## SuperBallPickupMasterRotaryChampionDeluxe5
module SuperBallPickupMasterRotaryChampionDeluxe5(
	input LeftA,
	input LeftB,
	input RightA,
	input RightB,
	input LeftA2,
	input LeftB2,
	input RightA2,
	input RightB2,
	input wire clk,			 
	input wire reset,			 
	output wire [6:0] seg,	 
	output wire [3:0] an,	 
	output wire dp,			 
	output wire [2:0] red,	 
	output wire [2:0] green, 
	output wire [1:0] blue,	 
	output wire hsync,		 
	output wire vsync,			 
	output resetOut
	);
Size: roughly 3,100 cells after synthesis, ~33 I/O pins, about 29,000 um2 of cells after synthesis.
==> flow/config.mk <==
export PLATFORM = sky130hd
export DESIGN_NAME = SuperBallPickupMasterRotaryChampionDeluxe5
export DESIGN_NICKNAME = SuperBallPickupMasterRotaryChampionDeluxe5
export VERILOG_FILES = /design/flow/design.v
export SDC_FILE = /design/flow/constraint.sdc
export NUM_CORES = 4
export LEC_CHECK = 0
export CAP_MARGIN = 20
export CELL_PAD_IN_SITES_GLOBAL_PLACEMENT = 2
export CORE_ASPECT_RATIO = 0.69
export CORE_MARGIN = 2
export CORE_UTILIZATION = 40
export MAX_ROUTING_LAYER = met4
export SLEW_MARGIN = 20
==> flow/constraint.sdc <==
create_clock -name core_clock -period 20.0 [get_ports {clk}]
set_input_delay 4.0000 -clock core_clock [delete_from_list [all_inputs] [get_ports {clk}]]
set_output_delay 4.0000 -clock core_clock [all_outputs]
set_load 0.01 [all_outputs]
run.sh (not shown) runs the stock make flow with config.mk's settings and CLKGATE_MAP_FILE=.
Then changed:
--- a/flow/config.mk
+++ b/flow/config.mk
@@ -6,9 +6,7 @@
 export NUM_CORES = 4
 export LEC_CHECK = 0
+export ABC_AREA = 1
 export CAP_MARGIN = 20
-export CELL_PAD_IN_SITES_GLOBAL_PLACEMENT = 2
-export CORE_ASPECT_RATIO = 0.69
 export CORE_MARGIN = 2
-export CORE_UTILIZATION = 40
-export MAX_ROUTING_LAYER = met4
+export CORE_UTILIZATION = 58
 export SLEW_MARGIN = 20
==> flow/constraint.sdc (replaced) <==
create_clock -name core_clock -period 6.52 [get_ports {clk}]
set_input_delay 1.3040 -clock core_clock [delete_from_list [all_inputs] [get_ports {clk}]]
set_output_delay 1.3040 -clock core_clock [all_outputs]
set_load 0.01 [all_outputs]
Total power rose to 3.0 times its value.
Critical path depth climbs by 5.
Global-route usage rose by 5.2 points.
Die area is lower by 25%.
Cell area came out higher by 6.6%.
Via count rises by 21%.
Final cell count grows by 20%.
Sequential power came out higher to 3.1 times its value.
Synthesized area is higher by 8.3%.
Then changed:
--- a/flow/config.mk
+++ b/flow/config.mk
@@ -6,7 +6,6 @@
 export NUM_CORES = 4
 export LEC_CHECK = 0
-export ABC_AREA = 1
 export CAP_MARGIN = 20
 export CORE_MARGIN = 2
-export CORE_UTILIZATION = 58
+export CORE_UTILIZATION = 40
 export SLEW_MARGIN = 20
==> flow/constraint.sdc (replaced) <==
create_clock -name core_clock -period 20.0 [get_ports {clk}]
set_input_delay 4.0000 -clock core_clock [delete_from_list [all_inputs] [get_ports {clk}]]
set_output_delay 4.0000 -clock core_clock [all_outputs]
set_load 0.01 [all_outputs]
- The changed run finished clean
- total power goes down by about 70%
- count of clock-buffer cells in the layout stays the same
- wire length went down by about 10%
- synthesized cell count decreases by about 26%
- design area falls by about 6%
- via count is lower by 18%
- setup slack is better by 9.4 ns
- cell count falls by 17%
- clock power is lower by 66%

========
## run A
Starting RTL as in the previous note.
==> flow/config.mk <==
export PLATFORM = sky130hd
export DESIGN_NAME = SuperBallPickupMasterRotaryChampionDeluxe5
export DESIGN_NICKNAME = SuperBallPickupMasterRotaryChampionDeluxe5
export VERILOG_FILES = /design/flow/design.v
export SDC_FILE = /design/flow/constraint.sdc
export NUM_CORES = 4
export LEC_CHECK = 0
export ABC_AREA = 1
export CAP_MARGIN = 20
export CELL_PAD_IN_SITES_GLOBAL_PLACEMENT = 0
export CORE_ASPECT_RATIO = 0.71
export CORE_MARGIN = 2
export CORE_UTILIZATION = 72
export HOLD_SLACK_MARGIN = 0.09
export MAX_ROUTING_LAYER = met4
export MIN_ROUTING_LAYER = met1
export PLACE_DENSITY_LB_ADDON = 0.01
export SETUP_SLACK_MARGIN = 1.42
export SLEW_MARGIN = 20
==> flow/constraint.sdc <==
create_clock -name core_clock -period 5.63 [get_ports {clk}]
set_input_delay 1.1260 -clock core_clock [delete_from_list [all_inputs] [get_ports {clk}]]
set_output_delay 1.1260 -clock core_clock [all_outputs]
set_load 0.01 [all_outputs]
### run A -> run B
Settings: CTS_CLUSTER_SIZE: unset -> 72; CTS_CLUSTER_DIAMETER: unset -> 29; HOLD_SLACK_MARGIN: 0.09 -> unset; SETUP_SLACK_MARGIN: 1.42 -> 1.25; MAX_ROUTING_LAYER: met4 -> unset; CELL_PAD_IN_SITES_GLOBAL_PLACEMENT: 0 -> unset; MIN_ROUTING_LAYER: met1 -> unset; CORE_ASPECT_RATIO: 0.71 -> unset.
Run B: PASS, flow complete, no timing, DRC or antenna violations. Area share of fa/ha/maj cells after synthesis came out exactly the same in run B and run A. Compared with run A, run B shows met2 demand-to-capacity share in global routing higher by 7.6 points. Synthesized cell count came out exactly the same in run B and run A. Run B ended with more total setup buffers inserted after CTS than run A. In the tables for run B and run A, endpoint arrival time on the critical path reads lower with run B. Run B vs run A — number of antenna violations at the first check in global routing dropped 2. Run B has buffers plus inverters on the worst setup path below what run A had. Between run B and run A, non-clock buffer count is lower for run A, run B comes in above that. Between run B and run A, the total power is higher for run B. Run B packs its core more tightly than run A.

========
Starting RTL as in the previous note.
## SuperBallPickupMasterRotaryChampionDeluxe5
module SuperBallPickupMasterRotaryChampionDeluxe5(
	input LeftA,
	input LeftB,
	input RightA,
	input RightB,
	input LeftA2,
	input LeftB2,
	input RightA2,
	input RightB2,
	input wire clk,			 
	input wire reset,			 
	output wire [6:0] seg,	 
	output wire [3:0] an,	 
	output wire dp,			 
	output wire [2:0] red,	 
	output wire [2:0] green, 
	output wire [1:0] blue,	 
	output wire hsync,		 
	output wire vsync,			 
	output resetOut
	);
Settings: LEC_CHECK=0, CAP_MARGIN=20, CORE_MARGIN=2, CORE_UTILIZATION=71, CTS_CLUSTER_DIAMETER=49, CTS_CLUSTER_SIZE=25, PLACE_DENSITY=0.65, SETUP_SLACK_MARGIN=-0.4, SLEW_MARGIN=20; clock period 8.69 ns.
Edit:
- CORE_UTILIZATION: 71 -> 40
- CTS_CLUSTER_DIAMETER: 49 -> not set
- CTS_CLUSTER_SIZE: 25 -> not set
- PLACE_DENSITY: 0.65 -> not set
- SETUP_SLACK_MARGIN: -0.4 -> 0.77
- clock period: 8.69 -> 10.1 ns (I/O delays scaled with it)
The new run completed without violations.
Critical path depth is unchanged.
Power shrinks by about 10%.
Via count fell by 3.9%.
Count of clock-buffer cells in the layout grows by 22.
Global-route usage is lower by 14 points.
Final area climbs by 2.7%.
Synthesized area is unchanged.
Routed wire length went down by 0.82%.
Non-clock buffer count is higher by 8.
Die size increases by 76%.
Edit:
- ABC_AREA: not set -> 1
- CORE_UTILIZATION: 40 -> 70
- SETUP_SLACK_MARGIN: 0.77 -> 1.46
- clock period: 10.1 -> 5.67 ns (I/O delays scaled with it)
=> The changed run went through all stages and came out clean. Power climbs by 77%. Sequential power grows by 78%. Clock power came out higher by 70%. First-iteration DRC count goes up by 120%. Count of clock-buffer cells in the layout drops by 9. Routed wire length went up by 13%. Utilization increases by 33 points. Sequential share of layout area shrinks by 2.3 points. Area after synthesis rises by 8.3%.
Edit:
- ABC_AREA: 1 -> not set
- CORE_UTILIZATION: 70 -> 40
- SETUP_SLACK_MARGIN: 1.46 -> not set
- clock period: 5.67 -> 10.1 ns (I/O delays scaled with it)
What happened: The new run passed the timing, DRC and antenna checks. Final area fell by 7.0%. Worst setup slack gains 1.9 ns. Wire length drops by 11%. Final cell count drops by 16%. Flip-flop count is unchanged. Synthesized area fell by 7.7%. Power shrinks by 43%. Clock skew stays flat. Combinational power falls by 51%. Hold slack got worse by 0.0088 ns. Register-to-register slack improved by 3.9 ns.
Power and IR drop assume default switching activity.
